## flow/design.v

```verilog
(* keep_hierarchy = "yes", use_dsp = "yes" *)
module cordic_final #(
    parameter WIDTH = 32,          
    parameter FRAC = 14,           
    parameter ITER = 16,           
    parameter LOG_ITER = 4,         
    parameter POST_STAGES = 5       
)
(
    input wire                    clk,
    input wire                    rst_n,        
    input wire                    start,        
    input wire signed [WIDTH-1:0] x_in,         
    input wire                    func_select,  
    output reg                    busy,         
    output reg                    done,         
    output reg signed [WIDTH:0] result       
);
    localparam signed [WIDTH-1:0] ONE_Q = (1 << FRAC);         
    localparam signed [WIDTH-1:0] ONE_Q_1 = ONE_Q >> 1;         
    localparam signed [WIDTH-1:0] K_INV_SCALED = 16'sd19784;    
    wire [5:0] shift_lut [0:ITER-1];
    wire signed [WIDTH-1:0] atanh_lut [0:ITER-1];
    reg signed [WIDTH-1:0] x_pipe [0:ITER];
    reg signed [WIDTH-1:0] y_pipe [0:ITER];
    reg signed [WIDTH-1:0] z_pipe [0:ITER];
    reg valid_pipe [0:ITER];
    reg signed [WIDTH-1:0] x_input_pipe [0:POST_STAGES-1];
    reg signed [WIDTH-1:0] y_result_pipe [0:POST_STAGES-1];
    reg func_select_pipe [0:POST_STAGES-1];
    reg valid_post_pipe [0:POST_STAGES-1];
    reg signed [2*WIDTH-1:0] x_squared_pipe [0:POST_STAGES-1];
    reg signed [2*WIDTH-1:0] coeff_term_pipe [0:POST_STAGES-1];
    reg signed [WIDTH-1:0] one_minus_approx_pipe [0:POST_STAGES-1];
    reg signed [2*WIDTH-1:0] final_product_pipe [0:POST_STAGES-1];
    reg signed [WIDTH-1:0] extracted_result_pipe [0:POST_STAGES-1];
    reg [1:0] state, next_state;
    reg [LOG_ITER:0] stage_counter;
    localparam [1:0] IDLE = 2'b00;
    localparam [1:0] PROCESS = 2'b01;
    localparam [1:0] OUTPUT = 2'b10;
    reg signed [WIDTH-1:0] x_input_stored;  
    reg                    func_select_stored;
    integer i;
    assign shift_lut[0]  = 6'd1;   assign shift_lut[1]  = 6'd2;   assign shift_lut[2]  = 6'd3;   assign shift_lut[3]  = 6'd4;
    assign shift_lut[4]  = 6'd4;   assign shift_lut[5]  = 6'd5;   assign shift_lut[6]  = 6'd6;   assign shift_lut[7]  = 6'd7;
    assign shift_lut[8]  = 6'd8;   assign shift_lut[9]  = 6'd9;   assign shift_lut[10] = 6'd10;  assign shift_lut[11] = 6'd11;
    assign shift_lut[12] = 6'd12;  assign shift_lut[13] = 6'd13;  assign shift_lut[14] = 6'd13;  assign shift_lut[15] = 6'd14;
    assign atanh_lut[0]  = 16'sd9000;   assign atanh_lut[1]  = 16'sd4185;   assign atanh_lut[2]  = 16'sd2059;   assign atanh_lut[3]  = 16'sd1025;
    assign atanh_lut[4]  = 16'sd1025;   assign atanh_lut[5]  = 16'sd512;    assign atanh_lut[6]  = 16'sd256;    assign atanh_lut[7]  = 16'sd128;
    assign atanh_lut[8]  = 16'sd64;     assign atanh_lut[9]  = 16'sd32;     assign atanh_lut[10] = 16'sd16;     assign atanh_lut[11] = 16'sd8;
    assign atanh_lut[12] = 16'sd4;      assign atanh_lut[13] = 16'sd2;      assign atanh_lut[14] = 16'sd2;      assign atanh_lut[15] = 16'sd1;
    genvar stage;
    generate 
        for (stage = 0; stage < ITER; stage = stage + 1) 
        begin : cordic_pipeline
            wire z_positive;
            wire [5:0] current_shift;
            wire signed [WIDTH-1:0] x_shifted;
            wire signed [WIDTH-1:0] y_shifted;
            wire signed [WIDTH-1:0] atanh_val;
            assign z_positive = ~z_pipe[stage][WIDTH-1];
            assign current_shift = shift_lut[stage];
            assign x_shifted = x_pipe[stage] >>> current_shift;
            assign y_shifted = y_pipe[stage] >>> current_shift;
            assign atanh_val = atanh_lut[stage];
            always @(posedge clk or negedge rst_n) begin
                if (!rst_n) begin
                    x_pipe[stage+1] <= {WIDTH{1'b0}};
                    y_pipe[stage+1] <= {WIDTH{1'b0}};
                    z_pipe[stage+1] <= {WIDTH{1'b0}};
                    valid_pipe[stage+1] <= 1'b0;
                end else begin
                    (* use_dsp = "yes" *) x_pipe[stage+1] <= z_positive ? (x_pipe[stage] + y_shifted) : (x_pipe[stage] - y_shifted);
                    (* use_dsp = "yes" *) y_pipe[stage+1] <= z_positive ? (y_pipe[stage] + x_shifted) : (y_pipe[stage] - x_shifted);
                    (* use_dsp = "yes" *) z_pipe[stage+1] <= z_positive ? (z_pipe[stage] - atanh_val) : (z_pipe[stage] + atanh_val);
                    valid_pipe[stage+1] <= valid_pipe[stage];
                end
            end
        end
    endgenerate
    always @(posedge clk or negedge rst_n) begin
        if (!rst_n) begin
            x_input_pipe[0] <= {WIDTH{1'b0}};
            y_result_pipe[0] <= {WIDTH{1'b0}};
            func_select_pipe[0] <= 1'b0;
            valid_post_pipe[0] <= 1'b0;
            x_squared_pipe[0] <= {(2*WIDTH){1'b0}};
        end else begin
            x_input_pipe[0] <= x_input_stored;
            y_result_pipe[0] <= y_pipe[ITER];
            func_select_pipe[0] <= func_select_stored;
            valid_post_pipe[0] <= valid_pipe[ITER];
            (* use_dsp = "yes" *) x_squared_pipe[0] <= $signed(x_input_stored) * $signed(x_input_stored);
        end
    end
    always @(posedge clk or negedge rst_n) begin
        if (!rst_n) begin
            x_input_pipe[1] <= {WIDTH{1'b0}};
            y_result_pipe[1] <= {WIDTH{1'b0}};
            func_select_pipe[1] <= 1'b0;
            valid_post_pipe[1] <= 1'b0;
            coeff_term_pipe[1] <= {(2*WIDTH){1'b0}};
        end else begin
            x_input_pipe[1] <= x_input_pipe[0];
            y_result_pipe[1] <= y_result_pipe[0];
            func_select_pipe[1] <= func_select_pipe[0];
            valid_post_pipe[1] <= valid_post_pipe[0];
            (* use_dsp = "yes" *) coeff_term_pipe[1] <= (x_squared_pipe[0] * 23900) >>> 30;
        end
    end
    always @(posedge clk or negedge rst_n) begin
        if (!rst_n) begin
            x_input_pipe[2] <= {WIDTH{1'b0}};
            y_result_pipe[2] <= {WIDTH{1'b0}};
            func_select_pipe[2] <= 1'b0;
            valid_post_pipe[2] <= 1'b0;
            one_minus_approx_pipe[2] <= {WIDTH{1'b0}};
        end else begin
            x_input_pipe[2] <= x_input_pipe[1];
            y_result_pipe[2] <= y_result_pipe[1];
            func_select_pipe[2] <= func_select_pipe[1];
            valid_post_pipe[2] <= valid_post_pipe[1];
            (* use_dsp = "yes" *) one_minus_approx_pipe[2] <= ONE_Q - coeff_term_pipe[1][WIDTH-1:0];
        end
    end
    always @(posedge clk or negedge rst_n) begin
        if (!rst_n) begin
            x_input_pipe[3] <= {WIDTH{1'b0}};
            y_result_pipe[3] <= {WIDTH{1'b0}};
            func_select_pipe[3] <= 1'b0;
            valid_post_pipe[3] <= 1'b0;
            final_product_pipe[3] <= {(2*WIDTH){1'b0}};
        end else begin
            x_input_pipe[3] <= x_input_pipe[2];
            y_result_pipe[3] <= y_result_pipe[2];
            func_select_pipe[3] <= func_select_pipe[2];
            valid_post_pipe[3] <= valid_post_pipe[2];
            (* use_dsp = "yes" *) final_product_pipe[3] <= $signed(y_result_pipe[2]) * $signed(one_minus_approx_pipe[2]);
        end
    end
    always @(posedge clk or negedge rst_n) begin
        if (!rst_n) begin
            x_input_pipe[4] <= {WIDTH{1'b0}};
            y_result_pipe[4] <= {WIDTH{1'b0}};
            func_select_pipe[4] <= 1'b0;
            valid_post_pipe[4] <= 1'b0;
            extracted_result_pipe[4] <= {WIDTH{1'b0}};
        end else begin
            x_input_pipe[4] <= x_input_pipe[3];
            y_result_pipe[4] <= y_result_pipe[3];
            func_select_pipe[4] <= func_select_pipe[3];
            valid_post_pipe[4] <= valid_post_pipe[3];
            (* use_dsp = "yes" *) extracted_result_pipe[4] <= final_product_pipe[3] >>> FRAC;
        end
    end
    always @(*) begin
        case (state)
            IDLE: next_state = start ? PROCESS : IDLE;
            PROCESS: next_state = (stage_counter >= ITER + POST_STAGES + 3) ? OUTPUT : PROCESS; 
            OUTPUT: next_state = IDLE;
            default: next_state = IDLE;
        endcase
    end  
    always @(posedge clk or negedge rst_n) begin
        if (!rst_n) begin
            state <= IDLE;
            busy <= 1'b0;
            done <= 1'b0;
            result <= {WIDTH{1'b0}};
            stage_counter <= {(LOG_ITER+1){1'b0}};
            x_pipe[0] <= {WIDTH{1'b0}};
            y_pipe[0] <= {WIDTH{1'b0}};
            z_pipe[0] <= {WIDTH{1'b0}};
            valid_pipe[0] <= 1'b0;
            x_input_stored <= {WIDTH{1'b0}};
            func_select_stored <= 1'b0;
        end else begin
            state <= next_state;
            done <= 1'b0;  
            case (state)
                IDLE: begin
                    busy <= 1'b0;
                    stage_counter <= {(LOG_ITER+1){1'b0}};
                    if (start) begin
                        x_pipe[0] <= K_INV_SCALED;  
                        y_pipe[0] <= {WIDTH{1'b0}}; 
                        func_select_stored <= func_select;
                        if (func_select) begin  
                            z_pipe[0] <= x_in; 
                            x_input_stored <= x_in;
                        end else begin  
                            z_pipe[0] <= $signed(x_in) >>> 1; 
                            x_input_stored <= $signed(x_in) >>> 1;
                        end
                        valid_pipe[0] <= 1'b1;
                        busy <= 1'b1;
                        stage_counter <= {(LOG_ITER+1){1'b0}};
                    end
                end
                PROCESS: begin
                    stage_counter <= stage_counter + 1'b1;
                end
                OUTPUT: begin
                    busy <= 1'b0;
                    if (valid_post_pipe[POST_STAGES-1]) begin
                        if (func_select_pipe[POST_STAGES-1]) begin
                            result <= extracted_result_pipe[POST_STAGES-1];
                        end else begin
                            result <= (extracted_result_pipe[POST_STAGES-1] + ONE_Q) >>> 1;
                        end
                        done <= 1'b1;
                    end
                end
                default: begin
                    state <= IDLE;
                end
            endcase
        end
    end
endmodule                      
```

## flow/run.sh

```bash
#!/bin/bash
# the make line also repeats each setting of config.mk as NAME=value (left out here)
make -C /OpenROAD-flow-scripts/flow DESIGN_CONFIG=/design/flow/config.mk WORK_HOME=/design/flow/orfs CLKGATE_MAP_FILE= finish
```

## flow/config.mk

```make
export PLATFORM = sky130hd
export DESIGN_NAME = cordic_final
export DESIGN_NICKNAME = cordic_final
export VERILOG_FILES = /design/flow/design.v
export SDC_FILE = /design/flow/constraint.sdc
export NUM_CORES = 4
export LEC_CHECK = 0
export ABC_AREA = 0
export CAP_MARGIN = 25
export CELL_PAD_IN_SITES_DETAIL_PLACEMENT = 2
export CORE_ASPECT_RATIO = 1.02
export CORE_MARGIN = 2
export CORE_UTILIZATION = 40
export CTS_CLUSTER_DIAMETER = 386
export GPL_ROUTABILITY_DRIVEN = 0
export HOLD_SLACK_MARGIN = 0.02
export SETUP_SLACK_MARGIN = 1.81
export SLEW_MARGIN = 5
export TNS_END_PERCENT = 5
```

## flow/constraint.sdc

```tcl
create_clock -name core_clock -period 9.92 [get_ports {clk}]
set_input_delay 1.9840 -clock core_clock [delete_from_list [all_inputs] [get_ports {clk}]]
set_output_delay 1.9840 -clock core_clock [all_outputs]
set_load 0.01 [all_outputs]
```

==> results.py, run 1 <==
# Flow results
metrics = {
    "run_status": {
        "outcome": "aborted with a tool error",
        "stop_stage": "global routing",
        "error": "[ERROR GRT-0116] Global routing finished with congestion. Check the congestion regions in the DRC Viewer.",
    },
    "yosys": {
        "yosys-stat-area_sq_mm": 0.185,
        "synthMuxAreaShare_pct": 0.815,
        "simple_gate_area_share_pct": 12.3,
        "synth-edff-count": 0,
        "yosys.area_share.xor_xnor_pct": 8.70,
        "synth_cell_types": 88,
        "most_common_cell": "inv_1",
        "synth.comb.largest_family": "adder cells",
        "yosys.area.top_type": "dfrtp_1",
        "ys_cells": 19556,
        "syn_area_sq_mm": 0.185,
        "postSynthSeqShare_pct": 23.4,
        "adder_share_pct": 36.0,
        "ys_ff": 1733,
        "ys_sh_aoi_pct": 11.9,
        "syn_inst": 19556,
        "synth_top_area_share_pct": 23.4,
        "area_leaders": "dfrtp_1 (23%), fa_1 (23%), ha_1 (13%)",
        "syn-num-nets": 23637,
        "synth.top_cells.by_count": "inv_1 (2,951), fa_1 (2,145), ha_1 (1,900)",
        "async_flop_share_pct": 100,
        "ys.warnings.count": 14,
        "ys.flop_type": "dfrtp_1",
        "synth.avg_cell_area_sq_um": 9.47,
    },
    "clock_network": {
        "cts_buffer_depth": 4,
        "cts_hold_repair.buffers": 0,
        "cts_num_sinks": 1733,
        "cts_buffers": 213,
        "htree_levels": 4,
        "cts_root_buf": "clkbuf_16",
    },
    "global_routing": {
        "grt-ovfl-total": 4441,
        "gr-usage-all-layers_pct": 66.7,
    },
    "placement": {
        "postPlaceCellArea_sq_mm": 0.193,
        "dpl.hpwl_mm": 701,
        "io_buffers": 70,
        "pre_cts_slack_ns": 0.234,
    },
    "floorplanning": {
        "die_h_um": 691,
        "top_level_ports": 71,
        "fp.coreArea_sq_mm": 0.462,
        "dieArea_sq_mm": 0.468,
        "fp.dieW_um": 678,
        "fp_util_pct": 40.1,
        "num_rows": 252,
    },
}
==> timing repair <==
| item | 4_1_cts |
|---|---|
| pin swaps | 61 |
| endpoints found under the hold margin | 0 |
| gates resized | 391 |
| cloned | 6 |
| endpoints found under the setup margin | 69 |
| setup buffers | 112 |
==> stage by stage <==
stage          power, mW  cells
2_1_floorplan       7.21  19556
3_5_place_dp        7.40  25463
3_3_place_gp        7.39  25463
4_1_cts             16.4  25979
==> metal layers <==
metal | GRT usage [%] | overflow
met5 | 34.6 | 73
met4 | 65.8 | 908
met3 | 55.1 | 578
met2 | 81.6 | 2202
met1 | 64.5 | 680
==> run 2, diff against run 1 <==
- ABC_AREA: 0 -> not set
- CAP_MARGIN: 25 -> 20
- CELL_PAD_IN_SITES_DETAIL_PLACEMENT: 2 -> not set
- CORE_ASPECT_RATIO: 1.02 -> not set
- CORE_UTILIZATION: 40 -> 14
- CTS_CLUSTER_DIAMETER: 386 -> not set
- GPL_ROUTABILITY_DRIVEN: 0 -> not set
- HOLD_SLACK_MARGIN: 0.02 -> not set
- SETUP_SLACK_MARGIN: 1.81 -> not set
- SLEW_MARGIN: 5 -> 20
- TNS_END_PERCENT: 5 -> not set
- clock period: 9.92 -> 16.5 ns (I/O delays scaled with it)
==> results.py, run 2 <==
# Flow results
metrics = {
    "run_status": {
        "outcome": "finished clean",
    },
    "routing": {
        "detail-route-antenna-nets": 0,
        "firstDrtPassIters": 6,
        "route.detailed.drc": 0,
        "detail_route.wl_per_cell_um": 12.0,
        "drtIter0Drc": 7233,
        "routed_via_density": 3.51,
        "drt-total-wl_mm": 446,
        "num_vias": 130848,
    },
    "timing": {
        "setup_violations": 0,
        "slew_viol_final": 0,
        "fin_worst_hold_slack_ns": 0.324,
        "finalCriticalPeriod_ns": 10.24,
        "fin_skew_ns": 0.0406,
        "setup_tns_ns": 0,
        "rsz0062_at_grt": "false",
        "fmax_mhz": 97.7,
        "slew_headroom_pct": 28.3,
        "hold_viol_final": 0,
        "finalClockPeriodUsage_pct": 62.1,
        "worst_slew_pin_slew_ns": 1.08,
    },
    "clock_network": {
        "cts_root_buf": "clkbuf_16",
        "cts_buffers": 201,
        "htree_levels": 4,
        "cts_hold_repair.buffers": 0,
        "clock_latency_ns": 0.93,
        "cts_buffer_depth": 4,
        "clkTransAtPathRegs_ns": 0.06,
        "cts_resized": 0,
        "cts_num_sinks": 1733,
        "cts_setup_buffers": 0,
        "cts_tree": "yes",
    },
    "yosys": {
        "syn_area_sq_mm": 0.185,
        "synth-edff-count": 0,
        "synth.top_cells.by_count": "inv_1 (2,951), fa_1 (2,145), ha_1 (1,900)",
        "synth_top_area_share_pct": 23.4,
        "area_leaders": "dfrtp_1 (23%), fa_1 (23%), ha_1 (13%)",
        "synthMuxAreaShare_pct": 0.815,
        "ys_cells": 19556,
        "yosys.area_share.xor_xnor_pct": 8.70,
        "yosys-stat-area_sq_mm": 0.185,
        "ys.flop_type": "dfrtp_1",
        "ys_ff": 1733,
        "postSynthSeqShare_pct": 23.4,
        "synth.comb.largest_family": "adder cells",
        "syn_inst": 19556,
        "simple_gate_area_share_pct": 12.3,
        "synth_cell_types": 88,
        "most_common_cell": "inv_1",
        "async_flop_share_pct": 100,
        "adder_share_pct": 36.0,
        "ys_sh_aoi_pct": 11.9,
        "ys.warnings.count": 14,
        "synth.avg_cell_area_sq_um": 9.47,
        "yosys.area.top_type": "dfrtp_1",
        "syn-num-nets": 23637,
    },
    "job": {
        "cap_violations": 0,
        "warnings": 112,
    },
    "critical_path": {
        "startpoint": "z_pipe[0][7]",
        "criticalPathCategory": "reg2reg",
        "critPathSlowestCell": "clkinv_1",
        "reg2reg_depth": 30,
        "crit_buf_inv": 6,
        "worst-path-max-fanout": 20,
        "worst_ep_arrival_time_ns": 11.01,
        "start_kind": "register",
        "crit_family": "adder cells",
        "regToRegEndpoint": "x_squared_pipe[0][59]",
        "cp.required_ns": 17.27,
        "cp.depth": 30,
        "r2r_start": "z_pipe[0][7]",
        "cpMostUsedCell": "fa_1",
        "r2r_slack_ns": 6.26,
        "cp-endpoint": "x_squared_pipe[0][59]",
        "cp-end-kind": "register",
        "max_stage_delay_ns": 0.90,
    },
    "pwr": {
        "power_density_mw_per_mm2": 42.5,
        "powerSeq_mw": 4.25,
        "p_leak_nw": 99.1,
        "power_switching_mw": 2.04,
        "comb_power_share_pct": 1.2,
        "p_int_mw": 7.09,
        "clkPwrFrac_pct": 52.2,
        "powerClk_mw": 4.77,
        "top_power_group": "the clock network",
        "comb_cell_power_uw": 108,
        "ir_drop_mv": 0.0780,
        "netSwitchingFraction_pct": 22.3,
        "pwr-share-seq_pct": 46.6,
    },
    "hold_path": {
        "hold_path.startpoint": "final_product_pipe[3][33]",
        "holdPathEnd": "extracted_result_pipe[4][19]",
        "worst_hold_path.num_cells": 0,
        "hold_path_class": "reg2reg",
    },
    "floorplanning": {
        "dieArea_sq_mm": 1.33,
        "num_rows": 422,
        "die_h_mm": 1.15,
        "top_level_ports": 71,
        "fp.dieW_mm": 1.15,
        "fp_util_pct": 14.0,
        "fp.coreArea_sq_mm": 1.32,
    },
    "placement": {
        "postPlaceCellArea_sq_mm": 0.208,
        "io_buffers": 70,
        "dpl.hpwl_mm": 358,
        "routabilityCongestion": 0.860,
    },
    "global_routing": {
        "gr-usage-all-layers_pct": 6.61,
        "antenna_found_initial": 19,
        "grt_max_degree": 178,
        "grt-ovfl-total": 0,
        "first_global_vias": 134126,
        "grt_pass1_wl_mm": 730,
    },
    "cells_and_area": {
        "nets": 23626,
        "areaGrowthSynthToFinish_pct": 15.9,
        "final_design_area_no_fill_sq_mm": 0.215,
    },
}
## run 2: through the flow
| step | total power [mW] | cells | setup WS, ns | utilization, % |
|---|---|---|---|---|
| 3_5_place_dp | 4.45 | 36938 | 6.34 | 15.7 |
| 6_report | 9.13 | 37310 | 6.26 | 16.3 |
| 4_1_cts | 9.31 | 37309 | 6.28 | 16.3 |
| 3_3_place_gp | 4.44 | 36938 | 6.41 | 15.7 |
| 2_1_floorplan | 4.34 | 19556 | 7.70 | - |
| 5_1_grt | 9.48 | 37310 | 5.59 | 16.3 |
## run 2: cell type report
type	instances	area, sq um
repair buffers	218	1920
flip-flops and latches	1733	43400
inverters	2962	11100
multi-input cells	14429	129000
diodes	1	2.50
clock buffers	257	5600
fillers	147489	1100000
clock inverters	114	1460
well taps	17596	22000
## run 2: per-layer routing
layer / vias up / track usage, % / part of all wire (%)
li1: 63739 / - / -
met5: - / 0 / 0.0029
met3: 647 / 0.842 / 4.7
met1: 63998 / 8.96 / 46
met2: 2462 / 11.1 / 46
met4: 2 / 1.75 / 2.8
==> run 3, diff against run 2 <==
- ABC_AREA: not set -> 1
- CORE_UTILIZATION: 14 -> 72
- HOLD_SLACK_MARGIN: not set -> -0.09
- TNS_END_PERCENT: not set -> 75
- clock period: 16.5 -> 6.59 ns (I/O delays scaled with it)
==> results.py, run 3 <==
# Flow results
metrics = {
    "floorplanning": {
        "dieArea_sq_mm": 0.290,
        "fp.dieW_um": 538,
        "die_h_um": 538,
        "fp_util_pct": 72.2,
        "top_level_ports": 71,
        "fp.coreArea_sq_mm": 0.285,
        "num_rows": 196,
    },
    "yosys": {
        "most_common_cell": "inv_1",
        "syn_area_sq_mm": 0.206,
        "syn_inst": 25736,
        "ys.warnings.count": 14,
        "synth.top_cells.by_count": "inv_1 (5,217), nand2_1 (5,121), fa_1 (2,145)",
        "ys.flop_type": "dfrtp_1",
        "synth.comb.largest_family": "adder cells",
        "ys_cells": 25736,
        "synth_cell_types": 76,
        "synth-edff-count": 0,
        "ys_sh_aoi_pct": 11.0,
        "syn-num-nets": 29817,
        "simple_gate_area_share_pct": 17.1,
        "adder_share_pct": 32.4,
        "synth.avg_cell_area_sq_um": 7.99,
        "synth_top_area_share_pct": 21.1,
        "postSynthSeqShare_pct": 21.1,
        "yosys.area_share.xor_xnor_pct": 8.06,
        "yosys-stat-area_sq_mm": 0.206,
        "ys_ff": 1733,
        "area_leaders": "dfrtp_1 (21%), fa_1 (21%), ha_1 (12%)",
        "yosys.area.top_type": "dfrtp_1",
        "async_flop_share_pct": 100,
        "synthMuxAreaShare_pct": 0,
    },
    "run_status": {
        "error": "[ERROR GRT-0232] Routing congestion too high. Check the congestion heatmap in the GUI.",
        "outcome": "aborted with a tool error",
        "stop_stage": "global routing",
    },
    "placement": {
        "routabilityCongestion": 1.07,
        "io_buffers": 70,
        "postPlaceCellArea_sq_mm": 0.219,
        "dpl.hpwl_mm": 529,
        "dp_cells": 30231,
    },
    "clock_network": {
        "cts_buffer_depth": 4,
        "cts_num_sinks": 1733,
        "htree_levels": 4,
        "cts_hold_repair.buffers": 0,
        "cts_root_buf": "clkbuf_16",
        "cts_buffers": 199,
    },
    "global_routing": {
        "gr-usage-all-layers_pct": 62.9,
        "grt-ovfl-total": 991,
    },
}
-- run 3: per-stage QoR --
| step | power [mW] | setup slack [ns] |
|---|---|---|
| 4_1_cts | 911 | -0.384 |
| 3_5_place_dp | 736 | -0.569 |
| 3_3_place_gp | 718 | -0.468 |
| 2_1_floorplan | 541 | -0.585 |
-- run 3: repair_timing --
action,in CTS
buffers inserted,115
pin swaps,379
resized,798
setup endpoints to repair,66
cloned,8
-- run 3: metal layers --
layer	global-route usage (%)	overflow
met2	83.0	509
met5	26.4	11
met4	52.2	306
met1	66.7	64
met3	42.1	101
==> run 4, diff against run 3 <==
- CORE_UTILIZATION: 72 -> 70
- CTS_CLUSTER_DIAMETER: not set -> 233
- CTS_CLUSTER_SIZE: not set -> 23
- HOLD_SLACK_MARGIN: -0.09 -> not set
- PLACE_DENSITY_LB_ADDON: not set -> 0.06
- SETUP_SLACK_MARGIN: not set -> 1.02
- TNS_END_PERCENT: 75 -> not set
- clock period: 6.59 -> 3.52 ns (I/O delays scaled with it)
==> results.py, run 4 <==
# Flow results
metrics = {
    "yosys": {
        "most_common_cell": "inv_1",
        "syn-num-nets": 29817,
        "ys_ff": 1733,
        "simple_gate_area_share_pct": 17.1,
        "synth.top_cells.by_count": "inv_1 (5,217), nand2_1 (5,121), fa_1 (2,145)",
        "ys_sh_aoi_pct": 11.0,
        "synth.comb.largest_family": "adder cells",
        "synth_top_area_share_pct": 21.1,
        "async_flop_share_pct": 100,
        "ys.warnings.count": 14,
        "area_leaders": "dfrtp_1 (21%), fa_1 (21%), ha_1 (12%)",
        "synth_cell_types": 76,
        "yosys-stat-area_sq_mm": 0.206,
        "postSynthSeqShare_pct": 21.1,
        "synth-edff-count": 0,
        "adder_share_pct": 32.4,
        "syn_area_sq_mm": 0.206,
        "ys_cells": 25736,
        "syn_inst": 25736,
        "yosys.area_share.xor_xnor_pct": 8.06,
        "synthMuxAreaShare_pct": 0,
        "yosys.area.top_type": "dfrtp_1",
        "synth.avg_cell_area_sq_um": 7.99,
        "ys.flop_type": "dfrtp_1",
    },
    "clock_network": {
        "cts_root_buf": "clkbuf_16",
        "cts_num_sinks": 1733,
        "cts_buffer_depth": 4,
        "htree_levels": 3,
        "cts_buffers": 89,
    },
    "floorplanning": {
        "num_rows": 199,
        "fp.coreArea_sq_mm": 0.293,
        "fp.dieW_um": 546,
        "top_level_ports": 71,
        "dieArea_sq_mm": 0.298,
        "die_h_um": 546,
        "fp_util_pct": 70.2,
    },
    "placement": {
        "io_buffers": 70,
        "dpl.hpwl_mm": 564,
        "routabilityCongestion": 1.08,
        "postPlaceCellArea_sq_mm": 0.232,
    },
    "run_status": {
        "outcome": "aborted with a tool error",
        "stop_stage": "global routing",
        "error": "[ERROR GRT-0232] Routing congestion too high. Check the congestion heatmap in the GUI.",
    },
    "global_routing": {
        "gr-usage-all-layers_pct": 63.3,
        "grt-ovfl-total": 1094,
    },
}
run 4: timing repair:
action                                 in CTS
hold buffers                                1
gates resized                             470
setup endpoints to repair                1065
cloned                                      4
pin swaps                                 210
buffers inserted                           64
endpoints found under the hold margin       7
run 4: stage by stage:
| stage | total power, mW | setup TNS (ns) | setup slack, ns | cells |
|---|---|---|---|---|
| 3_3_place_gp | 1190 | -310.95 | -3.76 | 31764 |
| 2_1_floorplan | 870 | -251.79 | -3.65 | 25736 |
| 4_1_cts | 1340 | -321.47 | -3.55 | 31933 |
| 3_5_place_dp | 1220 | -332.15 | -3.88 | 31764 |
run 4: layer usage:
| metal | global-route usage (%) | overflow |
|---|---|---|
| met1 | 67.8 | 89 |
| met2 | 83.0 | 557 |
| met3 | 41.9 | 133 |
| met4 | 51.9 | 312 |
| met5 | 29.2 | 3 |
==> run 5, diff against run 4 <==
- CAP_MARGIN: 20 -> 35
- CELL_PAD_IN_SITES_DETAIL_PLACEMENT: not set -> 2
- CORE_ASPECT_RATIO: not set -> 1.34
- CORE_UTILIZATION: 70 -> 40
- CTS_CLUSTER_DIAMETER: 233 -> not set
- CTS_CLUSTER_SIZE: 23 -> not set
- HOLD_SLACK_MARGIN: not set -> 0.02
- PLACE_DENSITY_LB_ADDON: 0.06 -> not set
- SETUP_SLACK_MARGIN: 1.02 -> 1.81
- SLEW_MARGIN: 20 -> 5
- TNS_END_PERCENT: not set -> 5
- clock period: 3.52 -> 9.92 ns (I/O delays scaled with it)
==> results.py, run 5 <==
# Flow results
metrics = {
    "yosys": {
        "ys.warnings.count": 14,
        "ys_sh_aoi_pct": 11.0,
        "synth.top_cells.by_count": "inv_1 (5,217), nand2_1 (5,121), fa_1 (2,145)",
        "yosys.area.top_type": "dfrtp_1",
        "most_common_cell": "inv_1",
        "adder_share_pct": 32.4,
        "async_flop_share_pct": 100,
        "synth.comb.largest_family": "adder cells",
        "synth_top_area_share_pct": 21.1,
        "synth-edff-count": 0,
        "synth.avg_cell_area_sq_um": 7.99,
        "syn_inst": 25736,
        "synth_cell_types": 76,
        "synthMuxAreaShare_pct": 0,
        "syn-num-nets": 29817,
        "ys.flop_type": "dfrtp_1",
        "simple_gate_area_share_pct": 17.1,
        "area_leaders": "dfrtp_1 (21%), fa_1 (21%), ha_1 (12%)",
        "ys_cells": 25736,
        "postSynthSeqShare_pct": 21.1,
        "yosys-stat-area_sq_mm": 0.206,
        "yosys.area_share.xor_xnor_pct": 8.06,
        "syn_area_sq_mm": 0.206,
        "ys_ff": 1733,
    },
    "floorplanning": {
        "die_h_um": 834,
        "fp_util_pct": 40.2,
        "dieArea_sq_mm": 0.520,
        "fp.dieW_um": 623,
        "num_rows": 304,
        "fp.coreArea_sq_mm": 0.512,
        "top_level_ports": 71,
    },
    "clock_network": {
        "cts_root_buf": "clkbuf_16",
        "cts_num_sinks": 1733,
        "cts_buffers": 208,
        "cts_buffer_depth": 4,
        "htree_levels": 4,
    },
    "global_routing": {
        "grt-ovfl-total": 2085,
        "gr-usage-all-layers_pct": 66.1,
    },
    "run_status": {
        "stop_stage": "global routing",
        "error": "[ERROR GRT-0116] Global routing finished with congestion. Check the congestion regions in the DRC Viewer.",
        "outcome": "aborted with a tool error",
    },
    "placement": {
        "dpl.hpwl_mm": 867,
        "io_buffers": 70,
        "routabilityCongestion": 1.10,
        "pre_cts_slack_ns": 0.790,
    },
}
## run 5: repair_timing
action | 4_1_cts
buffers inserted | 40
gates resized | 199
endpoints found under the setup margin | 63
pin swaps | 11
hold buffers | 0
cloned | 1
## run 5: metal layers
metal	GRT overflow	GRT usage, %
met1	23	62.4
met2	1145	83.6
met3	75	52.0
met4	828	69.1
met5	14	30.4
## run 5: per-stage QoR
stage          power [mW]  instances  util [%]  hold WS (ns)  instance area [sq um]
2_1_floorplan         417      25736         -         0.331                 206000
3_3_place_gp          489      32282      41.9         0.332                 215000
3_5_place_dp          549      32303      42.0         0.336                 215000
4_1_cts               596      32729      43.6         0.340                 223000
==> run 6, diff against run 5 <==
- ABC_AREA: 1 -> not set
- CELL_PAD_IN_SITES_DETAIL_PLACEMENT: 2 -> not set
- CORE_ASPECT_RATIO: 1.34 -> not set
- CORE_UTILIZATION: 40 -> 72
- CTS_CLUSTER_DIAMETER: not set -> 34
- CTS_CLUSTER_SIZE: not set -> 20
- HOLD_SLACK_MARGIN: 0.02 -> not set
- SETUP_SLACK_MARGIN: 1.81 -> not set
- SLEW_MARGIN: 5 -> 20
- TNS_END_PERCENT: 5 -> not set
- clock period: 9.92 -> 6.87 ns (I/O delays scaled with it)
==> results.py, run 6 <==
# Flow results
metrics = {
    "yosys": {
        "most_common_cell": "inv_1",
        "synth-edff-count": 0,
        "ys_cells": 19556,
        "ys.flop_type": "dfrtp_1",
        "synth_top_area_share_pct": 23.4,
        "area_leaders": "dfrtp_1 (23%), fa_1 (23%), ha_1 (13%)",
        "syn_area_sq_mm": 0.185,
        "synth.avg_cell_area_sq_um": 9.47,
        "ys.warnings.count": 14,
        "yosys-stat-area_sq_mm": 0.185,
        "synth_cell_types": 88,
        "ys_ff": 1733,
        "async_flop_share_pct": 100,
        "postSynthSeqShare_pct": 23.4,
        "simple_gate_area_share_pct": 12.3,
        "adder_share_pct": 36.0,
        "synth.top_cells.by_count": "inv_1 (2,951), fa_1 (2,145), ha_1 (1,900)",
        "ys_sh_aoi_pct": 11.9,
        "synth.comb.largest_family": "adder cells",
        "syn_inst": 19556,
        "yosys.area_share.xor_xnor_pct": 8.70,
        "syn-num-nets": 23637,
        "yosys.area.top_type": "dfrtp_1",
        "synthMuxAreaShare_pct": 0.815,
    },
    "pwr": {
        "comb_power_share_pct": 1.0,
        "pwr-share-seq_pct": 38.1,
        "p_leak_nw": 107,
        "powerSeq_mw": 10.2,
        "power_switching_mw": 6.29,
        "total_power_mw": 26.8,
        "clkPwrFrac_pct": 60.9,
        "netSwitchingFraction_pct": 23.4,
        "p_int_mw": 20.6,
        "power_density_mw_per_mm2": 126,
        "powerClk_mw": 16.4,
        "ir_drop_mv": 0.223,
        "top_power_group": "the clock network",
        "comb_cell_power_uw": 268,
    },
    "hold_path": {
        "holdPathEnd": "y_result_pipe[0][18]",
        "worst_hold_path.num_cells": 0,
        "hold_path_class": "reg2reg",
        "hold_path.startpoint": "y_pipe[16][18]",
    },
    "routing": {
        "detail-route-antenna-nets": 0,
        "detail_route.wl_per_cell_um": 20.1,
        "drt-total-wl_mm": 491,
        "firstDrtPassIters": 7,
        "routed_via_density": 5.91,
        "drtIter0Drc": 11561,
        "num_vias": 144403,
        "route.detailed.drc": 0,
    },
    "floorplanning": {
        "dieArea_sq_mm": 0.261,
        "top_level_ports": 71,
        "num_rows": 186,
        "fp.dieW_um": 511,
        "die_h_um": 511,
        "fp_util_pct": 72.3,
        "fp.coreArea_sq_mm": 0.256,
    },
    "timing": {
        "finalCriticalPeriod_ns": 8.16,
        "finalClockPeriodUsage_pct": 119,
        "setup_violations": 51,
        "hold_viol_final": 0,
        "worst_slew_pin_slew_ns": 1.03,
        "fmax_mhz": 123,
        "fin_skew_ns": 0.0504,
        "slew_viol_final": 0,
        "rsz0062_at_grt": "true",
        "slew_headroom_pct": 30.8,
        "setup_slack_ns": -1.29,
    },
    "placement": {
        "dpl.hpwl_mm": 376,
        "routabilityCongestion": 0.976,
        "postPlaceCellArea_sq_mm": 0.198,
        "io_buffers": 70,
    },
    "clock_network": {
        "cts_num_sinks": 1733,
        "cts_tree": "yes",
        "htree_levels": 5,
        "cts_buffers": 316,
        "cts_root_buf": "clkbuf_16",
        "clock_latency_ns": 0.94,
        "clkTransAtPathRegs_ns": 0.07,
        "cts_hold_repair.buffers": 0,
        "cts_buffer_depth": 4,
    },
    "critical_path": {
        "worst-path-max-fanout": 6,
        "startpoint": "z_pipe[0][6]",
        "cp.required_ns": 7.67,
        "r2r_slack_ns": -1.29,
        "reg2reg_depth": 28,
        "cp.depth": 28,
        "max_stage_delay_ns": 0.57,
        "worst_ep_arrival_time_ns": 8.96,
        "criticalPathCategory": "reg2reg",
        "start_kind": "register",
        "critPathSlowestCell": "fa_1",
        "regToRegEndpoint": "x_squared_pipe[0][59]",
        "crit_family": "adder cells",
        "cp-endpoint": "x_squared_pipe[0][59]",
        "r2r_start": "z_pipe[0][6]",
        "crit_buf_inv": 8,
        "cp-end-kind": "register",
        "cpMostUsedCell": "fa_1",
    },
    "cells_and_area": {
        "areaGrowthSynthToFinish_pct": 15.2,
        "fin_util_pct": 83.3,
        "final_design_area_no_fill_sq_mm": 0.213,
        "nets": 24848,
    },
    "run_status": {
        "outcome": "finished with violations",
        "so_faults": "setup timing",
    },
    "global_routing": {
        "first_global_vias": 149528,
        "gr-usage-all-layers_pct": 37.1,
        "grt_max_degree": 148,
        "antenna_found_initial": 9,
        "grt_pass1_wl_mm": 778,
        "grt-ovfl-total": 0,
    },
    "job": {
        "warnings": 119,
        "cap_violations": 0,
    },
}
[run 6: area by class of cell]
cell class	count	area, sq um
multi-input combinational	14429	131000
sequential	1733	43400
fill	15305	42800
timing repair buffer	1325	12000
inverter	2962	11200
clock buffer	372	8460
tap	3384	4230
clock inverter	212	2760
antenna	7	17.5
[run 6: what timing repair did]
| item | in CTS | in global routing |
|---|---|---|
| endpoints found under the setup margin | 58 | 62 |
| cloned | 5 | 5 |
| setup buffers | 106 | 88 |
| gates resized | 329 | 340 |
| pin swaps | 195 | 202 |
[run 6: stage by stage]
step	hold slack, ns	instances	setup slack [ns]	setup TNS [ns]
after floorplan	0.331	19556	-1.16	-6.42
after global placement	0.331	23611	-1.37	-29.12
after detailed placement	0.335	23626	-1.44	-34.87
after CTS	0.307	24319	-1.02	-20.05
after global routing	0.314	24419	-1.52	-39.50
final	0.304	24424	-1.29	-29.79
[run 6: metal layers]
metal | part of all wire, % | GRT usage, % | up-vias | wire, um
li1 | - | - | 66347 | -
met1 | 39 | 48.1 | 71004 | 193000
met3 | 6.8 | 5.12 | 1560 | 33200
met5 | 0.0096 | 0 | - | 47
met2 | 49 | 62.8 | 5486 | 239000
met4 | 5.2 | 15.8 | 6 | 25400
==> run 7, diff against run 6 <==
- CAP_MARGIN: 35 -> 20
- CELL_PAD_IN_SITES_DETAIL_PLACEMENT: not set -> 1
- CORE_UTILIZATION: 72 -> 40
- CTS_CLUSTER_DIAMETER: 34 -> not set
- CTS_CLUSTER_SIZE: 20 -> not set
- MAX_ROUTING_LAYER: not set -> met4
- clock period: 6.87 -> 12.0 ns (I/O delays scaled with it)
==> results.py, run 7 <==
# Flow results
metrics = {
    "yosys": {
        "async_flop_share_pct": 100,
        "adder_share_pct": 36.0,
        "ys_cells": 19556,
        "synth.avg_cell_area_sq_um": 9.47,
        "synthMuxAreaShare_pct": 0.815,
        "synth_top_area_share_pct": 23.4,
        "synth-edff-count": 0,
        "yosys.area_share.xor_xnor_pct": 8.70,
        "synth_cell_types": 88,
        "ys_ff": 1733,
        "ys.warnings.count": 14,
        "yosys.area.top_type": "dfrtp_1",
        "syn_inst": 19556,
        "ys.flop_type": "dfrtp_1",
        "synth.comb.largest_family": "adder cells",
        "syn-num-nets": 23637,
        "ys_sh_aoi_pct": 11.9,
        "simple_gate_area_share_pct": 12.3,
        "yosys-stat-area_sq_mm": 0.185,
        "postSynthSeqShare_pct": 23.4,
        "area_leaders": "dfrtp_1 (23%), fa_1 (23%), ha_1 (13%)",
        "most_common_cell": "inv_1",
        "syn_area_sq_mm": 0.185,
        "synth.top_cells.by_count": "inv_1 (2,951), fa_1 (2,145), ha_1 (1,900)",
    },
    "hold_path": {
        "worst_hold_path.num_cells": 0,
        "hold_path_class": "reg2reg",
        "hold_path.startpoint": "z_pipe[7][3]",
        "holdPathEnd": "z_pipe[8][3]",
    },
    "pwr": {
        "netSwitchingFraction_pct": 22.5,
        "comb_cell_power_uw": 144,
        "ir_drop_mv": 0.119,
        "power_switching_mw": 2.89,
        "p_int_mw": 9.95,
        "clkPwrFrac_pct": 53.4,
        "powerSeq_mw": 5.84,
        "p_leak_nw": 99.4,
        "comb_power_share_pct": 1.1,
        "pwr-share-seq_pct": 45.5,
        "powerClk_mw": 6.85,
        "top_power_group": "the clock network",
        "power_density_mw_per_mm2": 63.9,
    },
    "floorplanning": {
        "die_h_um": 684,
        "fp_util_pct": 40.2,
        "num_rows": 249,
        "dieArea_sq_mm": 0.468,
        "top_level_ports": 71,
        "fp.coreArea_sq_mm": 0.460,
        "fp.dieW_um": 684,
    },
    "cells_and_area": {
        "fin_util_pct": 43.6,
        "nets": 23654,
        "nFillCells": 52709,
        "areaGrowthSynthToFinish_pct": 8.43,
    },
    "routing": {
        "num_vias": 137610,
        "drt-total-wl_mm": 515,
        "detail_route.wl_per_cell_um": 19.9,
        "route.detailed.drc": 0,
        "detail-route-antenna-nets": 0,
        "firstDrtPassIters": 6,
        "drtIter0Drc": 7360,
        "routed_via_density": 5.31,
    },
    "job": {
        "cap_violations": 0,
        "warnings": 114,
    },
    "critical_path": {
        "cp-end-kind": "register",
        "cpMostUsedCell": "fa_1",
        "max_stage_delay_ns": 0.71,
        "r2r_slack_ns": 1.89,
        "reg2reg_depth": 31,
        "crit_family": "adder cells",
        "cp.depth": 31,
        "critPathSlowestCell": "o41ai_1",
        "cp-endpoint": "x_squared_pipe[0][59]",
        "startpoint": "z_pipe[0][6]",
        "worst-path-max-fanout": 22,
        "start_kind": "register",
        "worst_ep_arrival_time_ns": 10.89,
        "criticalPathCategory": "reg2reg",
        "r2r_start": "z_pipe[0][6]",
        "crit_buf_inv": 7,
        "regToRegEndpoint": "x_squared_pipe[0][59]",
        "cp.required_ns": 12.77,
    },
    "timing": {
        "setup_violations": 0,
        "slew_viol_final": 0,
        "fin_skew_ns": 0.0973,
        "setup_tns_ns": 0,
        "slew_headroom_pct": 22.5,
        "hold_viol_final": 0,
        "worst_slew_pin_slew_ns": 1.16,
        "rsz0062_at_grt": "false",
        "finalCriticalPeriod_ns": 10.11,
        "finalClockPeriodUsage_pct": 84.3,
        "fmax_mhz": 98.9,
    },
    "global_routing": {
        "grt-ovfl-total": 0,
        "first_global_vias": 152203,
        "grt_max_degree": 159,
        "gr-usage-all-layers_pct": 22.7,
        "grt_pass1_wl_mm": 835,
        "antenna_found_initial": 11,
    },
    "clock_network": {
        "clkTransAtPathRegs_ns": 0.06,
        "cts_num_sinks": 1733,
        "cts_buffer_depth": 4,
        "cts_hold_repair.buffers": 0,
        "cts_tree": "yes",
        "clock_latency_ns": 0.96,
        "cts_resized": 0,
        "cts_buffers": 204,
        "htree_levels": 4,
        "cts_setup_buffers": 0,
        "cts_root_buf": "clkbuf_16",
    },
    "placement": {
        "routabilityCongestion": 0.925,
        "dpl.hpwl_mm": 415,
        "io_buffers": 70,
    },
    "run_status": {
        "outcome": "finished clean",
    },
}
run 7: final cells by class:
cell class	count	area, sq um	share of cell area (%)
multi-input cells	14429	129000	64.3
well taps	6149	7690	3.83
repair buffers	243	2110	1.05
clock inverters	122	1770	0.883
clock buffers	258	5620	2.80
inverters	2962	11100	5.54
diodes	4	10.0	0.00498
flip-flops and latches	1733	43400	21.6
run 7: stage by stage:
step	setup WS (ns)	power (mW)	instances	cell area [sq um]	hold slack, ns
floorplan	3.20	5.96	19556	185000	0.331
global placement	2.11	6.10	25516	193000	0.331
detailed placement	2.05	6.10	25516	193000	0.336
CTS	1.97	13.1	25896	201000	0.310
global route	1.38	13.3	25900	201000	0.339
finish	1.89	12.8	25900	201000	0.317
run 7: layer usage:
layer	GRT usage [%]	wire length [um]
met1	28.9	226000
met2	38.3	252000
met3	2.40	22000
met4	6.28	15800
met5	-	0
==> run 8, diff against run 7 <==
- ABC_AREA: not set -> 1
- CELL_PAD_IN_SITES_DETAIL_PLACEMENT: 1 -> not set
- CORE_UTILIZATION: 40 -> 72
- CTS_CLUSTER_DIAMETER: not set -> 34
- MAX_ROUTING_LAYER: met4 -> not set
- PLACE_DENSITY_LB_ADDON: not set -> 0.04
- clock period: 12.0 -> 6.81 ns (I/O delays scaled with it)
==> results.py, run 8 <==
# Flow results
metrics = {
    "run_status": {
        "outcome": "aborted with a tool error",
        "stop_stage": "global routing",
        "error": "[ERROR GRT-0116] Global routing finished with congestion. Check the congestion regions in the DRC Viewer.",
    },
    "global_routing": {
        "grt-ovfl-total": 388,
        "gr-usage-all-layers_pct": 59.0,
    },
    "floorplanning": {
        "fp_util_pct": 72.2,
        "die_h_um": 538,
        "num_rows": 196,
        "top_level_ports": 71,
        "fp.dieW_um": 538,
        "fp.coreArea_sq_mm": 0.285,
        "dieArea_sq_mm": 0.290,
    },
    "yosys": {
        "synth.comb.largest_family": "adder cells",
        "yosys.area_share.xor_xnor_pct": 8.06,
        "synthMuxAreaShare_pct": 0,
        "syn_inst": 25736,
        "synth.top_cells.by_count": "inv_1 (5,217), nand2_1 (5,121), fa_1 (2,145)",
        "async_flop_share_pct": 100,
        "syn_area_sq_mm": 0.206,
        "adder_share_pct": 32.4,
        "yosys.area.top_type": "dfrtp_1",
        "simple_gate_area_share_pct": 17.1,
        "synth_top_area_share_pct": 21.1,
        "yosys-stat-area_sq_mm": 0.206,
        "most_common_cell": "inv_1",
        "synth-edff-count": 0,
        "ys.flop_type": "dfrtp_1",
        "ys_sh_aoi_pct": 11.0,
        "synth.avg_cell_area_sq_um": 7.99,
        "ys_ff": 1733,
        "ys_cells": 25736,
        "syn-num-nets": 29817,
        "synth_cell_types": 76,
        "postSynthSeqShare_pct": 21.1,
        "ys.warnings.count": 14,
        "area_leaders": "dfrtp_1 (21%), fa_1 (21%), ha_1 (12%)",
    },
    "placement": {
        "dpl.hpwl_mm": 539,
        "io_buffers": 70,
        "routabilityCongestion": 1.06,
    },
    "clock_network": {
        "cts_num_sinks": 1733,
        "cts_buffers": 334,
        "cts_root_buf": "clkbuf_16",
        "cts_buffer_depth": 4,
        "htree_levels": 5,
        "cts_hold_repair.buffers": 0,
    },
}
[run 8: metrics by stage]
stage	setup WS (ns)	instance area, sq um	cells	hold slack [ns]
2_1_floorplan	-0.365	206000	25736	0.331
3_3_place_gp	-0.352	216000	29893	0.331
3_5_place_dp	-0.457	216000	29894	0.335
4_1_cts	-0.321	231000	30606	0.324
[run 8: repair_timing]
item                       4_1_cts
pin swaps                      206
setup buffers                   86
setup endpoints to repair       62
gates cloned                     6
resized                        503
[run 8: routing by layer]
metal,track usage [%],GRT overflow
met2,81.2,181
met1,62.3,23
met3,34.6,25
met4,51.1,153
met5,21.4,6
==> run 9, diff against run 8 <==
- CORE_UTILIZATION: 72 -> 70
- CTS_CLUSTER_DIAMETER: 34 -> 233
- CTS_CLUSTER_SIZE: not set -> 23
- PLACE_DENSITY: not set -> 0.35
- PLACE_DENSITY_LB_ADDON: 0.04 -> not set
- SETUP_SLACK_MARGIN: not set -> 0.71
- clock period: 6.81 -> 2.47 ns (I/O delays scaled with it)
==> results.py, run 9 <==
# Flow results
metrics = {
    "yosys": {
        "synthMuxAreaShare_pct": 0,
        "most_common_cell": "inv_1",
        "syn_area_sq_mm": 0.206,
        "adder_share_pct": 32.4,
        "synth-edff-count": 0,
        "ys.warnings.count": 14,
        "synth_top_area_share_pct": 21.1,
        "yosys.area.top_type": "dfrtp_1",
        "ys.flop_type": "dfrtp_1",
        "yosys-stat-area_sq_mm": 0.206,
        "synth.avg_cell_area_sq_um": 7.99,
        "synth.comb.largest_family": "adder cells",
        "postSynthSeqShare_pct": 21.1,
        "async_flop_share_pct": 100,
        "syn_inst": 25736,
        "yosys.area_share.xor_xnor_pct": 8.06,
        "ys_cells": 25736,
        "synth.top_cells.by_count": "inv_1 (5,217), nand2_1 (5,121), fa_1 (2,145)",
        "simple_gate_area_share_pct": 17.1,
        "ys_sh_aoi_pct": 11.0,
        "area_leaders": "dfrtp_1 (21%), fa_1 (21%), ha_1 (12%)",
        "ys_ff": 1733,
        "syn-num-nets": 29817,
        "synth_cell_types": 76,
    },
    "floorplanning": {
        "fp.coreArea_sq_mm": 0.293,
        "top_level_ports": 71,
        "num_rows": 199,
        "dieArea_sq_mm": 0.298,
        "fp.dieW_um": 546,
        "fp_util_pct": 70.2,
        "die_h_um": 546,
    },
    "placement": {
        "postPlaceCellArea_sq_mm": 0.262,
        "routabilityCongestion": 1.06,
        "dpl.hpwl_mm": 631,
        "io_buffers": 70,
    },
    "run_status": {
        "outcome": "aborted with a tool error",
        "error": "[ERROR GRT-0116] Global routing finished with congestion. Check the congestion regions in the DRC Viewer.",
        "stop_stage": "global routing",
    },
    "global_routing": {
        "gr-usage-all-layers_pct": 72.0,
        "grt-ovfl-total": 3776,
    },
    "clock_network": {
        "cts_root_buf": "clkbuf_16",
        "cts_num_sinks": 1733,
        "htree_levels": 3,
        "cts_buffers": 90,
        "cts_buffer_depth": 4,
    },
}
==> run 9: through the flow <==
stage / setup TNS, ns / setup slack (ns) / hold WS, ns / std cells / power (mW)
after floorplan: -869.76 / -4.70 / 0.198 / 25736 / 1040
after global placement: -913.45 / -4.78 / 0.331 / 35710 / 1460
after detailed placement: -1041.80 / -4.89 / 0.335 / 35710 / 1520
after CTS: -1085.21 / -4.53 / 0.113 / 35990 / 1730
==> run 9: per-layer routing <==
layer / overflow / global-route usage (%)
met3: 215 / 51.1
met2: 2315 / 92.2
met1: 167 / 73.1
met5: 26 / 35.9
met4: 1053 / 68.3
==> run 9: timing repair <==
item | CTS
setup buffers | 157
gates cloned | 15
pin swaps | 369
hold buffers | 1
gates resized | 869
hold endpoints to repair | 708
endpoints found under the setup margin | 1442
==> run 10, diff against run 9 <==
- CORE_UTILIZATION: 70 -> 72
- CTS_CLUSTER_DIAMETER: 233 -> not set
- CTS_CLUSTER_SIZE: 23 -> not set
- PLACE_DENSITY: 0.35 -> 0.4
- SETUP_SLACK_MARGIN: 0.71 -> 1.08
- TNS_END_PERCENT: not set -> 10
- clock period: 2.47 -> 6.04 ns (I/O delays scaled with it)
==> results.py, run 10 <==
# Flow results
metrics = {
    "run_status": {
        "outcome": "aborted with a tool error",
        "stop_stage": "global routing",
        "error": "[ERROR GRT-0232] Routing congestion too high. Check the congestion heatmap in the GUI.",
    },
    "yosys": {
        "synth_top_area_share_pct": 21.1,
        "area_leaders": "dfrtp_1 (21%), fa_1 (21%), ha_1 (12%)",
        "synth.comb.largest_family": "adder cells",
        "synth_cell_types": 76,
        "postSynthSeqShare_pct": 21.1,
        "ys_ff": 1733,
        "adder_share_pct": 32.4,
        "syn-num-nets": 29817,
        "simple_gate_area_share_pct": 17.1,
        "yosys-stat-area_sq_mm": 0.206,
        "yosys.area.top_type": "dfrtp_1",
        "synth.top_cells.by_count": "inv_1 (5,217), nand2_1 (5,121), fa_1 (2,145)",
        "ys.flop_type": "dfrtp_1",
        "yosys.area_share.xor_xnor_pct": 8.06,
        "synthMuxAreaShare_pct": 0,
        "ys.warnings.count": 14,
        "ys_sh_aoi_pct": 11.0,
        "syn_inst": 25736,
        "ys_cells": 25736,
        "syn_area_sq_mm": 0.206,
        "synth.avg_cell_area_sq_um": 7.99,
        "async_flop_share_pct": 100,
        "most_common_cell": "inv_1",
        "synth-edff-count": 0,
    },
    "floorplanning": {
        "top_level_ports": 71,
        "num_rows": 196,
        "fp_util_pct": 72.2,
        "fp.dieW_um": 538,
        "dieArea_sq_mm": 0.290,
        "fp.coreArea_sq_mm": 0.285,
        "die_h_um": 538,
    },
    "clock_network": {
        "cts_buffer_depth": 4,
        "htree_levels": 4,
        "cts_buffers": 197,
        "cts_num_sinks": 1733,
        "cts_root_buf": "clkbuf_16",
    },
    "placement": {
        "pre_cts_slack_ns": -1.29,
        "routabilityCongestion": 1.07,
        "io_buffers": 70,
        "dpl.hpwl_mm": 539,
    },
    "global_routing": {
        "grt-ovfl-total": 1560,
        "gr-usage-all-layers_pct": 61.1,
    },
}
[run 10: metrics by stage]
stage	std cells	cell area [sq um]
floorplan	25736	206000
detailed placement	30299	219000
CTS	30739	228000
global placement	30299	219000
[run 10: what timing repair did]
| action | 4_1_cts |
|---|---|
| hold endpoints to repair | 0 |
| gates resized | 444 |
| endpoints found under the setup margin | 116 |
| buffers inserted | 79 |
| pin swaps | 183 |
| hold buffers | 0 |
[run 10: routing by layer]
| layer | overflow | GRT usage [%] |
|---|---|---|
| met5 | 13 | 20.6 |
| met4 | 424 | 47.8 |
| met3 | 140 | 38.9 |
| met2 | 840 | 81.0 |
| met1 | 143 | 67.3 |
==> run 11, diff against run 10 <==
- ABC_AREA: 1 -> not set
- CORE_UTILIZATION: 72 -> 63
- PLACE_DENSITY: 0.4 -> not set
- SETUP_SLACK_MARGIN: 1.08 -> not set
- TNS_END_PERCENT: 10 -> not set
- clock period: 6.04 -> 4.49 ns (I/O delays scaled with it)
==> results.py, run 11 <==
# Flow results
metrics = {
    "timing": {
        "fmax_mhz": 127,
        "finalClockPeriodUsage_pct": 175,
        "setup_violations": 168,
        "slew_headroom_pct": 27.0,
        "fin_worst_hold_slack_ns": 0.343,
        "hold_viol_final": 0,
        "fin_skew_ns": 0.0841,
        "worst_slew_pin_slew_ns": 1.10,
        "setup_tns_ns": -260.03,
        "setup_slack_ns": -3.38,
        "rsz0062_at_grt": "true",
        "slew_viol_final": 0,
        "finalCriticalPeriod_ns": 7.87,
    },
    "yosys": {
        "synth_top_area_share_pct": 23.4,
        "postSynthSeqShare_pct": 23.4,
        "async_flop_share_pct": 100,
        "yosys-stat-area_sq_mm": 0.185,
        "yosys.area.top_type": "dfrtp_1",
        "syn-num-nets": 23637,
        "most_common_cell": "inv_1",
        "synth_cell_types": 88,
        "synth-edff-count": 0,
        "synth.top_cells.by_count": "inv_1 (2,951), fa_1 (2,145), ha_1 (1,900)",
        "syn_area_sq_mm": 0.185,
        "adder_share_pct": 36.0,
        "synthMuxAreaShare_pct": 0.815,
        "ys.warnings.count": 14,
        "ys_cells": 19556,
        "simple_gate_area_share_pct": 12.3,
        "synth.avg_cell_area_sq_um": 9.47,
        "ys_ff": 1733,
        "syn_inst": 19556,
        "area_leaders": "dfrtp_1 (23%), fa_1 (23%), ha_1 (13%)",
        "yosys.area_share.xor_xnor_pct": 8.70,
        "ys.flop_type": "dfrtp_1",
        "synth.comb.largest_family": "adder cells",
        "ys_sh_aoi_pct": 11.9,
    },
    "pwr": {
        "comb_cell_power_uw": 431,
        "powerSeq_mw": 15.6,
        "p_leak_nw": 110,
        "clkPwrFrac_pct": 51.6,
        "pwr-share-seq_pct": 47.1,
        "p_int_mw": 25.8,
        "powerClk_mw": 17.1,
        "comb_power_share_pct": 1.3,
        "power_density_mw_per_mm2": 152,
        "total_power_mw": 33.1,
        "netSwitchingFraction_pct": 22.0,
        "top_power_group": "the clock network",
        "power_switching_mw": 7.29,
        "ir_drop_mv": 0.330,
    },
    "global_routing": {
        "met3_usage_pct": 3.50,
        "grt-ovfl-total": 0,
        "grt_pass1_wl_mm": 773,
        "grt_max_degree": 122,
        "antenna_found_initial": 3,
        "gr-usage-all-layers_pct": 32.3,
        "met1_usage_pct": 43.4,
        "first_global_vias": 146019,
        "busiest_layer": "met2",
        "grtUsageMet2_pct": 54.5,
    },
    "critical_path": {
        "cp.required_ns": 5.20,
        "cp-end-kind": "register",
        "crit_buf_inv": 5,
        "worst_ep_arrival_time_ns": 8.59,
        "start_kind": "register",
        "worst-path-max-fanout": 17,
        "max_stage_delay_ns": 0.59,
        "crit_family": "adder cells",
        "cp.depth": 29,
        "r2r_start": "z_pipe[0][15]",
        "r2r_slack_ns": -3.38,
        "cpMostUsedCell": "fa_2",
        "critPathSlowestCell": "fa_2",
        "cp-endpoint": "x_squared_pipe[0][56]",
        "reg2reg_depth": 29,
        "regToRegEndpoint": "x_squared_pipe[0][56]",
        "criticalPathCategory": "reg2reg",
        "startpoint": "z_pipe[0][15]",
    },
    "routing": {
        "firstDrtPassIters": 6,
        "num_vias": 142137,
        "drtIter0Drc": 8941,
        "detail-route-antenna-nets": 0,
        "detail_route.wl_per_cell_um": 18.8,
        "drt-total-wl_mm": 481,
        "route.detailed.drc": 0,
        "routed_via_density": 5.55,
    },
    "floorplanning": {
        "dieArea_sq_mm": 0.298,
        "top_level_ports": 71,
        "fp.dieW_um": 546,
        "fp.coreArea_sq_mm": 0.293,
        "die_h_um": 546,
        "num_rows": 199,
        "fp_util_pct": 63.1,
    },
    "hold_path": {
        "worst_hold_path.num_cells": 0,
        "hold_path_class": "reg2reg",
        "holdPathEnd": "extracted_result_pipe[4][31]",
        "hold_path.startpoint": "final_product_pipe[3][45]",
    },
    "clock_network": {
        "cts_root_buf": "clkbuf_16",
        "cts_num_sinks": 1733,
        "htree_levels": 4,
        "cts_buffers": 200,
        "clkTransAtPathRegs_ns": 0.07,
        "cts_tree": "yes",
        "clock_latency_ns": 0.91,
        "cts_buffer_depth": 4,
    },
    "job": {
        "cap_violations": 0,
        "warnings": 105,
    },
    "cells_and_area": {
        "nets": 25612,
        "final_design_area_no_fill_sq_mm": 0.217,
        "areaGrowthSynthToFinish_pct": 17.4,
        "fin_util_pct": 74.1,
    },
    "placement": {
        "io_buffers": 70,
        "routabilityCongestion": 0.940,
        "dpl.hpwl_mm": 394,
        "postPlaceCellArea_sq_mm": 0.206,
    },
    "run_status": {
        "outcome": "finished with violations",
        "so_faults": "setup timing",
    },
}
run 11: layout make-up:
class,count,area (sq um)
flip-flops and latches,1733,43400
multi-input cells,14429,132000
clock inverters,99,1200
well taps,3919,4900
fillers,21797,75900
repair buffers,2205,18900
inverters,2962,11200
clock buffers,274,5790
diodes,2,5.00
run 11: repair_timing:
action,in CTS,in global routing
gates resized,410,287
endpoints found under the setup margin,169,340
hold buffers,1,0
gates cloned,1,4
endpoints found under the hold margin,11,0
setup buffers,107,62
pin swaps,193,208
run 11: metal layers:
metal	wire, um	up-vias	share of wire [%]
met3	24200	955	5.0
met1	205000	69887	43
met2	232000	3498	48
li1	-	67797	-
met5	0	-	0
met4	20100	0	4.2
run 11: stage by stage:
stage / setup slack [ns] / std cells
after floorplan: -3.54 / 19556
after global placement: -3.64 / 25085
after detailed placement: -3.73 / 25085
after CTS: -3.31 / 25563
after global routing: -3.67 / 25623
final: -3.38 / 25623
==> run 12, diff against run 11 <==
- ABC_AREA: not set -> 1
- CAP_MARGIN: 20 -> 5
- CORE_UTILIZATION: 63 -> 72
- CTS_CLUSTER_DIAMETER: not set -> 272
- CTS_CLUSTER_SIZE: not set -> 44
- GPL_ROUTABILITY_DRIVEN: not set -> 1
- MAX_ROUTING_LAYER: not set -> met4
- MIN_ROUTING_LAYER: not set -> met1
- PLACE_DENSITY: not set -> 0.65
- SLEW_MARGIN: 20 -> 35
- TNS_END_PERCENT: not set -> 40
- clock period: 4.49 -> 6.05 ns (I/O delays scaled with it)
==> results.py, run 12 <==
# Flow results
metrics = {
    "run_status": {
        "outcome": "aborted with a tool error",
        "stop_stage": "global routing",
        "error": "[ERROR GRT-0232] Routing congestion too high. Check the congestion heatmap in the GUI.",
    },
    "clock_network": {
        "cts_buffers": 45,
        "cts_hold_repair.buffers": 0,
        "htree_levels": 2,
        "cts_buffer_depth": 3,
        "cts_root_buf": "clkbuf_16",
        "cts_num_sinks": 1733,
    },
    "yosys": {
        "ys_sh_aoi_pct": 11.0,
        "simple_gate_area_share_pct": 17.1,
        "syn-num-nets": 29817,
        "ys.warnings.count": 14,
        "yosys.area_share.xor_xnor_pct": 8.06,
        "area_leaders": "dfrtp_1 (21%), fa_1 (21%), ha_1 (12%)",
        "yosys.area.top_type": "dfrtp_1",
        "ys.flop_type": "dfrtp_1",
        "yosys-stat-area_sq_mm": 0.206,
        "syn_area_sq_mm": 0.206,
        "synth-edff-count": 0,
        "synth.top_cells.by_count": "inv_1 (5,217), nand2_1 (5,121), fa_1 (2,145)",
        "syn_inst": 25736,
        "async_flop_share_pct": 100,
        "synth.avg_cell_area_sq_um": 7.99,
        "synth.comb.largest_family": "adder cells",
        "most_common_cell": "inv_1",
        "synth_top_area_share_pct": 21.1,
        "ys_cells": 25736,
        "adder_share_pct": 32.4,
        "ys_ff": 1733,
        "synthMuxAreaShare_pct": 0,
        "postSynthSeqShare_pct": 21.1,
        "synth_cell_types": 76,
    },
    "floorplanning": {
        "num_rows": 196,
        "die_h_um": 538,
        "dieArea_sq_mm": 0.290,
        "fp.coreArea_sq_mm": 0.285,
        "fp_util_pct": 72.2,
        "fp.dieW_um": 538,
        "top_level_ports": 71,
    },
    "placement": {
        "dp_cells": 30334,
        "routabilityCongestion": 1.09,
        "dpl.hpwl_mm": 557,
        "io_buffers": 70,
        "postPlaceCellArea_sq_mm": 0.220,
    },
    "global_routing": {
        "grt-ovfl-total": 1970,
        "gr-usage-all-layers_pct": 64.2,
    },
}
run 12: per-layer routing:
metal,GRT overflow,track usage [%]
met1,92,69.2
met2,1229,82.4
met3,130,41.0
met4,519,50.9
met5,-,-
run 12: metrics by stage:
stage               util, %  setup slack [ns]
floorplan                 -             -1.12
global placement       77.2             -1.01
detailed placement     77.2             -1.18
CTS                    78.6            -0.892
run 12: timing repair:
action | 4_1_cts
gates cloned | 5
gates resized | 525
pin swaps | 236
endpoints found under the setup margin | 82
setup buffers | 84
==> run 13, diff against run 12 <==
- MAX_ROUTING_LAYER: met4 -> not set
- PLACE_DENSITY: 0.65 -> 0.63
- TNS_END_PERCENT: 40 -> 100
- clock period: 6.05 -> 6.1 ns (I/O delays scaled with it)
==> results.py, run 13 <==
# Flow results
metrics = {
    "yosys": {
        "adder_share_pct": 32.4,
        "ys.warnings.count": 14,
        "syn_area_sq_mm": 0.206,
        "synth_cell_types": 76,
        "syn-num-nets": 29817,
        "area_leaders": "dfrtp_1 (21%), fa_1 (21%), ha_1 (12%)",
        "synth_top_area_share_pct": 21.1,
        "ys_sh_aoi_pct": 11.0,
        "synthMuxAreaShare_pct": 0,
        "simple_gate_area_share_pct": 17.1,
        "synth.top_cells.by_count": "inv_1 (5,217), nand2_1 (5,121), fa_1 (2,145)",
        "syn_inst": 25736,
        "synth-edff-count": 0,
        "yosys.area.top_type": "dfrtp_1",
        "postSynthSeqShare_pct": 21.1,
        "ys_cells": 25736,
        "synth.avg_cell_area_sq_um": 7.99,
        "synth.comb.largest_family": "adder cells",
        "async_flop_share_pct": 100,
        "ys.flop_type": "dfrtp_1",
        "most_common_cell": "inv_1",
        "ys_ff": 1733,
        "yosys.area_share.xor_xnor_pct": 8.06,
        "yosys-stat-area_sq_mm": 0.206,
    },
    "floorplanning": {
        "fp.coreArea_sq_mm": 0.285,
        "dieArea_sq_mm": 0.290,
        "fp.dieW_um": 538,
        "num_rows": 196,
        "die_h_um": 538,
        "fp_util_pct": 72.2,
        "top_level_ports": 71,
    },
    "clock_network": {
        "cts_num_sinks": 1733,
        "cts_buffer_depth": 3,
        "cts_root_buf": "clkbuf_16",
        "cts_buffers": 45,
        "htree_levels": 2,
    },
    "placement": {
        "io_buffers": 70,
        "dpl.hpwl_mm": 549,
        "routabilityCongestion": 1.05,
    },
    "run_status": {
        "error": "[ERROR GRT-0232] Routing congestion too high. Check the congestion heatmap in the GUI.",
        "stop_stage": "global routing",
        "outcome": "aborted with a tool error",
    },
    "global_routing": {
        "grt-ovfl-total": 2508,
        "gr-usage-all-layers_pct": 66.5,
    },
}
run 13: metrics by stage:
stage	area, sq um	TNS (ns)	power, mW	std cells	setup slack, ns
4_1_cts	226000	-41.75	997	30518	-0.833
3_5_place_dp	220000	-58.97	798	30280	-1.12
3_3_place_gp	220000	-47.22	768	30280	-1.07
2_1_floorplan	207000	-24.07	583	25736	-1.07
run 13: metal layers:
metal,overflow,track usage (%)
met1,154,70.3
met3,179,46.5
met4,755,56.8
met2,1399,85.4
met5,21,32.7
run 13: timing repair:
item / in CTS
hold buffers: 0
endpoints found under the setup margin: 81
pin swaps: 529
cloned: 9
hold endpoints to repair: 0
gates resized: 992
setup buffers: 189
Power and IR drop assume default switching activity.
